==> job 4255 <==
Design cache, start of the top module:
module cache (
    input   logic           i_hclk,
    input   logic           i_hnreset,
    input   logic           i_hsel_m,
    input   logic   [31:0]  i_haddr_m,
    input   logic           i_hwrite_m,
    input   logic   [ 2:0]  i_hsize_m,
    input   logic   [ 2:0]  i_hburst_m,
    input   logic   [ 3:0]  i_hprot_m,
    input   logic   [ 1:0]  i_htrans_m,
    input   logic           i_hmastlock_m,
    input   logic           i_hready_m,
    input   logic   [31:0]  i_hwdata_m,
    output  logic           o_hready_m,
    output  logic           o_hresp_m,
    output  logic   [31:0]  o_hrdata_m,
    input   logic           i_nbypass,
    input   logic   [31:0]  i_climit,
    input   logic           i_d_cache_en,
    output  logic           o_hsel_sl,
    output  logic           o_hready_i_sl,
    output  logic   [31:0]  o_haddr_sl,
    output  logic           o_hwrite_sl,
    output  logic   [2:0]   o_hsize_sl,
    output  logic   [1:0]   o_htrans_sl,
    output  logic   [31:0]  o_hwdata_sl,
    input   logic   [31:0]  i_hrdata_sl,
    input   logic           i_hready_o_sl,
    input   logic           i_hresp_sl,
    output  logic           o_mem_en,
    output  logic           o_mem_we,
    output  logic   [7:0]   o_mem_addr,
    output  logic   [31:0]  o_mem_wdata,
    input   logic   [31:0]  i_mem_rdata
    );
Settings: LEC_CHECK=0, ABC_AREA=1, CAP_MARGIN=20, CORE_MARGIN=2, CORE_UTILIZATION=72, CTS_CLUSTER_SIZE=24, PLACE_DENSITY=0.35, SETUP_SLACK_MARGIN=2.8, SLEW_MARGIN=20; clock period 9.51 ns.
run.sh (not shown) runs the stock make flow with config.mk's settings and CLKGATE_MAP_FILE=.
==> job 6959: changes against job 4255 <==
- ABC_AREA: 1 -> unset
- CORE_UTILIZATION: 72 -> 66
- CTS_CLUSTER_SIZE: 24 -> unset
- GPL_ROUTABILITY_DRIVEN: unset -> 1
- PLACE_DENSITY: 0.35 -> unset
- SETUP_SLACK_MARGIN: 2.8 -> -0.46
==> flow/constraint.sdc (replaced) <==
create_clock -name core_clock -period 7.91 [get_ports {i_hclk}]
set_input_delay 1.5820 -clock core_clock [delete_from_list [all_inputs] [get_ports {i_hclk}]]
set_output_delay 1.5820 -clock core_clock [all_outputs]
set_load 0.01 [all_outputs]
==> impl_metrics.json <==
{
  "status": "did not finish",
  "failing_step": "global routing (5_1_grt)",
  "error": "[ERROR GRT-0232] Routing congestion too high. Check the congestion heatmap in the GUI.",
  "yosysUniqueCellTypes": 111,
  "dpl.hpwl_mm": 78.4,
  "gp_congestion": 1.14,
  "mux_area_frac": 0.0357,
  "place_area_um2": 28700,
  "synthAoiAreaFrac": 0.215
}
Source of the figures above: job 6959

==> impl_metrics.json <==
{
  "dpl.hpwl_mm": 63.8,
  "place_area_um2": 27700,
  "edf_count": 0,
  "failing_step": "clock tree synthesis (4_1_cts)",
  "dp_slack_ps": -961,
  "top_area_frac": 0.409,
  "error": "[ERROR DPL-0038] Utilization greater than 100%, impossible to legalize",
  "synthAdderAreaFrac": 0.0192,
  "ys_sh_simple": 0.314,
  "synth_flop_count": 363,
  "top_cells_by_count": "nand2_1 (1,018), inv_1 (445), dfrtp_1 (362), o21ai_0 (285), nand3_1 (257)",
  "mux_area_frac": 0.0188,
  "status": "did not finish",
  "gp_congestion": 1.16,
  "yosysUniqueCellTypes": 51,
  "die_x_um": 179,
  "synthAoiAreaFrac": 0.111
}
Source of the figures above: job 4255


---

==> inputs of wip/willow <==
cache again, from the RTL that the note above started with.
// cache
module cache (
    input   logic           i_hclk,
    input   logic           i_hnreset,
    input   logic           i_hsel_m,
    input   logic   [31:0]  i_haddr_m,
    input   logic           i_hwrite_m,
    input   logic   [ 2:0]  i_hsize_m,
    input   logic   [ 2:0]  i_hburst_m,
    input   logic   [ 3:0]  i_hprot_m,
    input   logic   [ 1:0]  i_htrans_m,
    input   logic           i_hmastlock_m,
    input   logic           i_hready_m,
    input   logic   [31:0]  i_hwdata_m,
    output  logic           o_hready_m,
    output  logic           o_hresp_m,
    output  logic   [31:0]  o_hrdata_m,
    input   logic           i_nbypass,
    input   logic   [31:0]  i_climit,
    input   logic           i_d_cache_en,
    output  logic           o_hsel_sl,
    output  logic           o_hready_i_sl,
    output  logic   [31:0]  o_haddr_sl,
    output  logic           o_hwrite_sl,
    output  logic   [2:0]   o_hsize_sl,
    output  logic   [1:0]   o_htrans_sl,
    output  logic   [31:0]  o_hwdata_sl,
    input   logic   [31:0]  i_hrdata_sl,
    input   logic           i_hready_o_sl,
    input   logic           i_hresp_sl,
    output  logic           o_mem_en,
    output  logic           o_mem_we,
    output  logic   [7:0]   o_mem_addr,
    output  logic   [31:0]  o_mem_wdata,
    input   logic   [31:0]  i_mem_rdata
    );
    logic           miss_cache;
    logic           calc_sync_rst;
    logic           calc_en;
    logic   [29:0]  calc_addr;
    logic           calc_wr_rdy;
    logic   [7:0]   calc_mem_addr_cache;
    logic   [7:0]   calc_mem_addr_load;
    logic   [31:0]  mem_rdata;
    logic           mem_en;
    logic           mem_we;
    logic   [7:0]   mem_addr;
    cache_ahb_ctrl_mem cache_ahb_ctrl_mem (
        .i_hclk (i_hclk),
        .i_hnreset (i_hnreset),
        .i_hsel (i_hsel_m),
        .i_haddr (i_haddr_m),
        .i_hwrite (i_hwrite_m),
        .i_hsize (i_hsize_m),
        .i_hburst (i_hburst_m),
        .i_hprot (i_hprot_m),
        .i_htrans (i_htrans_m),
        .i_hmastlock (i_hmastlock_m),
  ...
Settings: LEC_CHECK=0, ABC_AREA=1, CAP_MARGIN=20, CORE_MARGIN=2, CORE_UTILIZATION=72, CTS_CLUSTER_DIAMETER=81, CTS_CLUSTER_SIZE=46, PLACE_DENSITY_LB_ADDON=0.11, SLEW_MARGIN=20; clock period 8.64 ns.
==> wip/fjord: changes against wip/willow <==
- ABC_AREA: 1 -> not set
- CORE_UTILIZATION: 72 -> 66
- CTS_CLUSTER_DIAMETER: 81 -> not set
- CTS_CLUSTER_SIZE: 46 -> not set
- GPL_ROUTABILITY_DRIVEN: not set -> 1
- PLACE_DENSITY_LB_ADDON: 0.11 -> not set
==> flow/constraint.sdc (replaced) <==
create_clock -name core_clock -period 8.58 [get_ports {i_hclk}]
set_input_delay 1.7160 -clock core_clock [delete_from_list [all_inputs] [get_ports {i_hclk}]]
set_output_delay 1.7160 -clock core_clock [all_outputs]
set_load 0.01 [all_outputs]
==> results <==
In wip/willow the synthesized cell count is larger than in wip/fjord, by 18%.
Of wip/willow and wip/fjord, wip/fjord has the higher synthesized area (gap 3.0%, measured against wip/fjord).
In wip/fjord the die area is higher than in wip/willow, by about 12%.
wip/fjord stopped in 5_1_grt. wip/willow died in 5_1_grt.

---

==> inputs of job 7713 <==
cache again, from the RTL that the note above started with.
Settings: LEC_CHECK=0, ABC_AREA=1, CAP_MARGIN=20, CORE_MARGIN=2, CORE_UTILIZATION=72, CTS_CLUSTER_SIZE=24, PLACE_DENSITY=0.37, SETUP_SLACK_MARGIN=1.05, SLEW_MARGIN=20; clock period 9.51 ns.
==> job 6725 (differences from job 7713) <==
--- a/flow/config.mk
+++ b/flow/config.mk
@@ -9,7 +9,6 @@
 export CAP_MARGIN = 20
 export CORE_MARGIN = 2
-export CORE_UTILIZATION = 72
-export CTS_CLUSTER_SIZE = 24
-export PLACE_DENSITY = 0.37
-export SETUP_SLACK_MARGIN = 1.05
+export CORE_UTILIZATION = 56
+export GPL_ROUTABILITY_DRIVEN = 1
+export PLACE_DENSITY = 0.81
 export SLEW_MARGIN = 20
==> flow/constraint.sdc (replaced) <==
create_clock -name core_clock -period 6.58 [get_ports {i_hclk}]
set_input_delay 1.3160 -clock core_clock [delete_from_list [all_inputs] [get_ports {i_hclk}]]
set_output_delay 1.3160 -clock core_clock [all_outputs]
set_load 0.01 [all_outputs]
==> job 8379 (differences from job 7713) <==
==> flow/config.mk (replaced) <==
export PLATFORM = sky130hd
export DESIGN_NAME = cache
export DESIGN_NICKNAME = cache
export VERILOG_FILES = /design/flow/design.v
export SDC_FILE = /design/flow/constraint.sdc
export NUM_CORES = 4
export LEC_CHECK = 0
export CAP_MARGIN = 20
export CORE_MARGIN = 2
export CORE_UTILIZATION = 66
export CTS_CLUSTER_DIAMETER = 380
export MAX_ROUTING_LAYER = met4
export SETUP_SLACK_MARGIN = 1.33
export SLEW_MARGIN = 20
export TNS_END_PERCENT = 5
==> flow/constraint.sdc (replaced) <==
create_clock -name core_clock -period 9.55 [get_ports {i_hclk}]
set_input_delay 1.9100 -clock core_clock [delete_from_list [all_inputs] [get_ports {i_hclk}]]
set_output_delay 1.9100 -clock core_clock [all_outputs]
set_load 0.01 [all_outputs]
==> job 7663 (differences from job 7713) <==
==> flow/config.mk (replaced) <==
export PLATFORM = sky130hd
export DESIGN_NAME = cache
export DESIGN_NICKNAME = cache
export VERILOG_FILES = /design/flow/design.v
export SDC_FILE = /design/flow/constraint.sdc
export NUM_CORES = 4
export LEC_CHECK = 0
export CAP_MARGIN = 20
export CORE_MARGIN = 2
export CORE_UTILIZATION = 40
export PLACE_DENSITY = 0.6
export SLEW_MARGIN = 20
==> flow/constraint.sdc (replaced) <==
create_clock -name core_clock -period 11.9 [get_ports {i_hclk}]
set_input_delay 2.3800 -clock core_clock [delete_from_list [all_inputs] [get_ports {i_hclk}]]
set_output_delay 2.3800 -clock core_clock [all_outputs]
set_load 0.01 [all_outputs]
==> qor summary <==
Clk sinks: job 7713 -; job 7663 363; job 8379 363; job 6725 363
Setup Buffers After CTS: job 7713 -; job 7663 0; job 8379 74; job 6725 77
Floorplan Utilization: job 7713 72.8%; job 7663 40.5%; job 8379 66.6%; job 6725 57.1%
Pre-CTS setup slack: job 7713 -0.857 ns; job 7663 0.346 ns; job 8379 -1.15 ns; job 6725 -2.71 ns
Clock buffer count from CTS: job 7713 -; job 7663 44; job 8379 38; job 6725 41
Top-area cell type share of the netlist area: job 7713 40.9%; job 7663 39.7%; job 8379 39.7%; job 6725 40.9%
Area of the die: job 7713 32200 sq um; job 7663 59000 sq um; job 8379 36100 sq um; job 6725 41200 sq um
Yosys-reported design area after synthesis: job 7713 22200 sq um; job 7663 22800 sq um; job 8379 22800 sq um; job 6725 22200 sq um
Result of the run: job 7713 stopped before the end; job 7663 finished clean; job 8379 stopped before the end; job 6725 stopped before the end
Failing step: job 7713 4_1_cts; job 7663 -; job 8379 5_1_grt; job 6725 5_1_grt
Number of standard cells reported by yosys: job 7713 3160; job 7663 2679; job 8379 2679; job 6725 3160
Number of core rows: job 7713 64; job 7663 87; job 8379 68; job 6725 72
Post-synthesis share of cell area spent on xor and xnor gates: job 7713 0.949%; job 7663 4.95%; job 8379 4.95%; job 6725 0.949%
Htree depth: job 7713 -; job 7663 2; job 8379 2; job 6725 2
Number of buffers added to fix hold violations after cts: job 7713 -; job 7663 0; job 8379 0; job 6725 0
Sequential fraction of the synthesis area: job 7713 41.0%; job 7663 39.8%; job 8379 39.8%; job 6725 41.0%
DIE HEIGHT: job 7713 179 um; job 7663 243 um; job 8379 190 um; job 6725 203 um
Count of different cell masters after synthesis: job 7713 51; job 7663 111; job 8379 111; job 6725 51
CORE AREA: job 7713 30400 sq um; job 7663 56400 sq um; job 8379 34300 sq um; job 6725 38800 sq um
Half-perimeter wire length after detailed placement: job 7713 61900 um; job 7663 78100 um; job 8379 79900 um; job 6725 70800 um
CTS max path bufs: job 7713 -; job 7663 3; job 8379 3; job 6725 3

---

==> raven <==
cache again, from the RTL that the note above started with.
make LEC_CHECK=0 CAP_MARGIN=20 CORE_MARGIN=2 CORE_UTILIZATION=72 CTS_CLUSTER_SIZE=46 HOLD_SLACK_MARGIN=0.3 PLACE_DENSITY_LB_ADDON=0.0 SETUP_SLACK_MARGIN=3.01 SLEW_MARGIN=20 finish   # period 10.2 ns
==> inputs of harbor, as changes to raven <==
- CORE_UTILIZATION: 72 -> 58
- CTS_CLUSTER_DIAMETER: default -> 40
- CTS_CLUSTER_SIZE: 46 -> default
- HOLD_SLACK_MARGIN: 0.3 -> default
- PLACE_DENSITY_LB_ADDON: 0.0 -> default
- SETUP_SLACK_MARGIN: 3.01 -> 1.33
==> flow/constraint.sdc (replaced) <==
create_clock -name core_clock -period 6.58 [get_ports {i_hclk}]
set_input_delay 1.3160 -clock core_clock [delete_from_list [all_inputs] [get_ports {i_hclk}]]
set_output_delay 1.3160 -clock core_clock [all_outputs]
set_load 0.01 [all_outputs]
==> inputs of quartz, as changes to raven <==
- CORE_UTILIZATION: 72 -> 40
- CTS_CLUSTER_SIZE: 46 -> default
- HOLD_SLACK_MARGIN: 0.3 -> default
- PLACE_DENSITY: default -> 0.6
- PLACE_DENSITY_LB_ADDON: 0.0 -> default
- SETUP_SLACK_MARGIN: 3.01 -> default
==> flow/constraint.sdc (replaced) <==
create_clock -name core_clock -period 8.24 [get_ports {i_hclk}]
set_input_delay 1.6480 -clock core_clock [delete_from_list [all_inputs] [get_ports {i_hclk}]]
set_output_delay 1.6480 -clock core_clock [all_outputs]
set_load 0.01 [all_outputs]
==> inputs of garnet, as changes to raven <==
- CORE_UTILIZATION: 72 -> 40
- CTS_CLUSTER_SIZE: 46 -> default
- HOLD_SLACK_MARGIN: 0.3 -> default
- PLACE_DENSITY: default -> 0.6
- PLACE_DENSITY_LB_ADDON: 0.0 -> default
- SETUP_SLACK_MARGIN: 3.01 -> 1.4
==> flow/constraint.sdc (replaced) <==
create_clock -name core_clock -period 11.9 [get_ports {i_hclk}]
set_input_delay 2.3800 -clock core_clock [delete_from_list [all_inputs] [get_ports {i_hclk}]]
set_output_delay 2.3800 -clock core_clock [all_outputs]
set_load 0.01 [all_outputs]
==> notes <==
quartz finished but failed the layout checks on negative setup slack. raven aborted during 4_1_cts on DPL-0038. garnet completed without violations. harbor never finished: it broke off in 5_1_grt, error GRT-0232. Against garnet, the clock skew of quartz is higher by 0.0087 ns. Synthesized cell count is the same in garnet and harbor. Against quartz, the first-iteration DRC count of garnet is lower by about 5%. Core utilization: quartz is higher than garnet (3.9 points). Sequential share of layout area: garnet is higher than quartz (1.9 points). Against garnet, the cell count of quartz is higher by 6.6%. Against garnet, the via count of quartz is larger by 4.2%. In quartz the register-to-register slack is worse than in garnet, by 3.3 ns.
==> figures <==
metric	garnet	quartz	harbor	raven
Die boundary width	243 um	243 um	202 um	182 um
Fin Setup TNS	0 ns	-25.29 ns	-	-
Post-placement cell count	3723	3990	3788	3450
Power share of the clock group	32.8%	31.0%	-	-
Number of vias in the routed layout	23388	24370	-	-
Number of hold buffers added after CTS	0	0	0	-
Final setup margin	1.33 ns	-0.437 ns	-	-
Tally of nets with antenna violations remaining after routing	0	0	-	-
Multi-input logic portion of the cell area	44.1%	42.1%	-	-
P_int	2830 uW	4180 uW	-	-
Clock tree sinks	363	363	363	-
Sum of routed wire length over all layers	109000 um	111000 um	-	-
Height of the chip	243 um	243 um	202 um	182 um
Worst endpoint data arrival time	8.19 ns	7.03 ns	-	-
Outcome	complete, no violations	failed layout checks	did not finish	did not finish
Last stage reached	-	-	5_1_grt	4_1_cts
Layout check failures	-	negative setup slack	-	-
Final-layout clock-cell area share	4.88%	4.35%	-	-
Sequential portion of the cell area	29.2%	27.3%	-	-

---

==> job 9452 <==
cache again, from the RTL that the note above started with.
export LEC_CHECK = 0
export ABC_AREA = 1
export CAP_MARGIN = 20
export CORE_MARGIN = 2
export CORE_UTILIZATION = 40
export HOLD_SLACK_MARGIN = 0.3
export SLEW_MARGIN = 30
create_clock -name core_clock -period 12.0 [get_ports {i_hclk}]
==> job 2202: changes against job 9452 <==
Settings changed: ABC_AREA 1 to not set, CELL_PAD_IN_SITES_DETAIL_PLACEMENT set to 2, CELL_PAD_IN_SITES_GLOBAL_PLACEMENT set to 3, CORE_UTILIZATION 40 to 27, CTS_CLUSTER_SIZE set to 56, HOLD_SLACK_MARGIN 0.3 to 0.1, MAX_ROUTING_LAYER set to met4, MIN_ROUTING_LAYER set to met2, PLACE_DENSITY_LB_ADDON set to 0.25, SETUP_SLACK_MARGIN set to 0.46, SLEW_MARGIN 30 to 20.
==> job 6666: changes against job 9452 <==
Settings changed: ABC_AREA 1 to not set, CORE_UTILIZATION 40 to 58, HOLD_SLACK_MARGIN 0.3 to not set, PLACE_DENSITY set to 0.8, SLEW_MARGIN 30 to 20, TNS_END_PERCENT set to 5.
==> flow/constraint.sdc (replaced) <==
create_clock -name core_clock -period 6.59 [get_ports {i_hclk}]
set_input_delay 1.3180 -clock core_clock [delete_from_list [all_inputs] [get_ports {i_hclk}]]
set_output_delay 1.3180 -clock core_clock [all_outputs]
set_load 0.01 [all_outputs]
==> report_table.html <==
<p>Metrics extracted from the flow reports.</p>
<table>
<tr><th>Metric</th><th>Value</th></tr>
<tr><th colspan="2">Route</th></tr>
<tr><td>Max layer used</td><td>met5</td></tr>
<tr><th colspan="2">Run status</th></tr>
<tr><td>SO Viols</td><td>setup timing</td></tr>
<tr><td>Run status</td><td>finished with violations</td></tr>
<tr><th colspan="2">Finish</th></tr>
<tr><td>Comb gate area</td><td>13900 um^2</td></tr>
<tr><th colspan="2">STA</th></tr>
<tr><td>Worst path setup slack after routing</td><td>-2.55 ns</td></tr>
<tr><td>Finish-stage setup viols</td><td>94</td></tr>
</table>
[end of results for job 6666]
==> report_table.html <==
<p>Metrics extracted from the flow reports.</p>
<table>
<tr><th>Metric</th><th>Value</th></tr>
<tr><th colspan="2">Run status</th></tr>
<tr><td>Run status</td><td>timing/DRC/antenna clean</td></tr>
<tr><th colspan="2">STA</th></tr>
<tr><td>Finish-stage setup viols</td><td>0</td></tr>
<tr><td>Worst path setup slack after routing</td><td>0.467 ns</td></tr>
<tr><th colspan="2">Logic synthesis</th></tr>
<tr><td>Compound Share, Synth</td><td>0.215</td></tr>
<tr><td>Top post-synthesis cells by area</td><td>dfrtp_1, nand2_1, o21ai_0</td></tr>
<tr><td>Number of cell instances after yosys synthesis</td><td>2679</td></tr>
<tr><th colspan="2">Route</th></tr>
<tr><td>Max layer used</td><td>met4</td></tr>
<tr><th colspan="2">Die</th></tr>
<tr><td>I/O pins</td><td>330</td></tr>
<tr><th colspan="2">Critical path</th></tr>
<tr><td>Endpoint class of the critical path</td><td>output pin</td></tr>
</table>
[end of results for job 2202]
==> report_table.html <==
<p>Metrics extracted from the flow reports.</p>
<table>
<tr><th>Metric</th><th>Value</th></tr>
<tr><th colspan="2">Logic synthesis</th></tr>
<tr><td>Number of synthesized flops with an enable pin</td><td>0</td></tr>
<tr><th colspan="2">Power</th></tr>
<tr><td>Power in combinational cells</td><td>0.00164 W</td></tr>
<tr><td>PD cells</td><td>165 nW/um^2</td></tr>
<tr><th colspan="2">Finish</th></tr>
<tr><td>Comb gate area</td><td>10700 um^2</td></tr>
<tr><th colspan="2">STA</th></tr>
<tr><td>Finish-stage setup viols</td><td>0</td></tr>
<tr><td>Worst path setup slack after routing</td><td>0.289 ns</td></tr>
<tr><td>Final critical-path required period</td><td>11.71 ns</td></tr>
<tr><th colspan="2">Run status</th></tr>
<tr><td>Run status</td><td>timing/DRC/antenna clean</td></tr>
<tr><th colspan="2">Die</th></tr>
<tr><td>Floorplan row count</td><td>86</td></tr>
<tr><th colspan="2">Critical path</th></tr>
<tr><td>Kind of launch point of the worst setup path</td><td>input pin</td></tr>
<tr><th colspan="2">Route</th></tr>
<tr><td>Max layer used</td><td>met5</td></tr>
</table>
[end of results for job 9452]
No activity file was given, so power comes from the tool's default toggle rates.
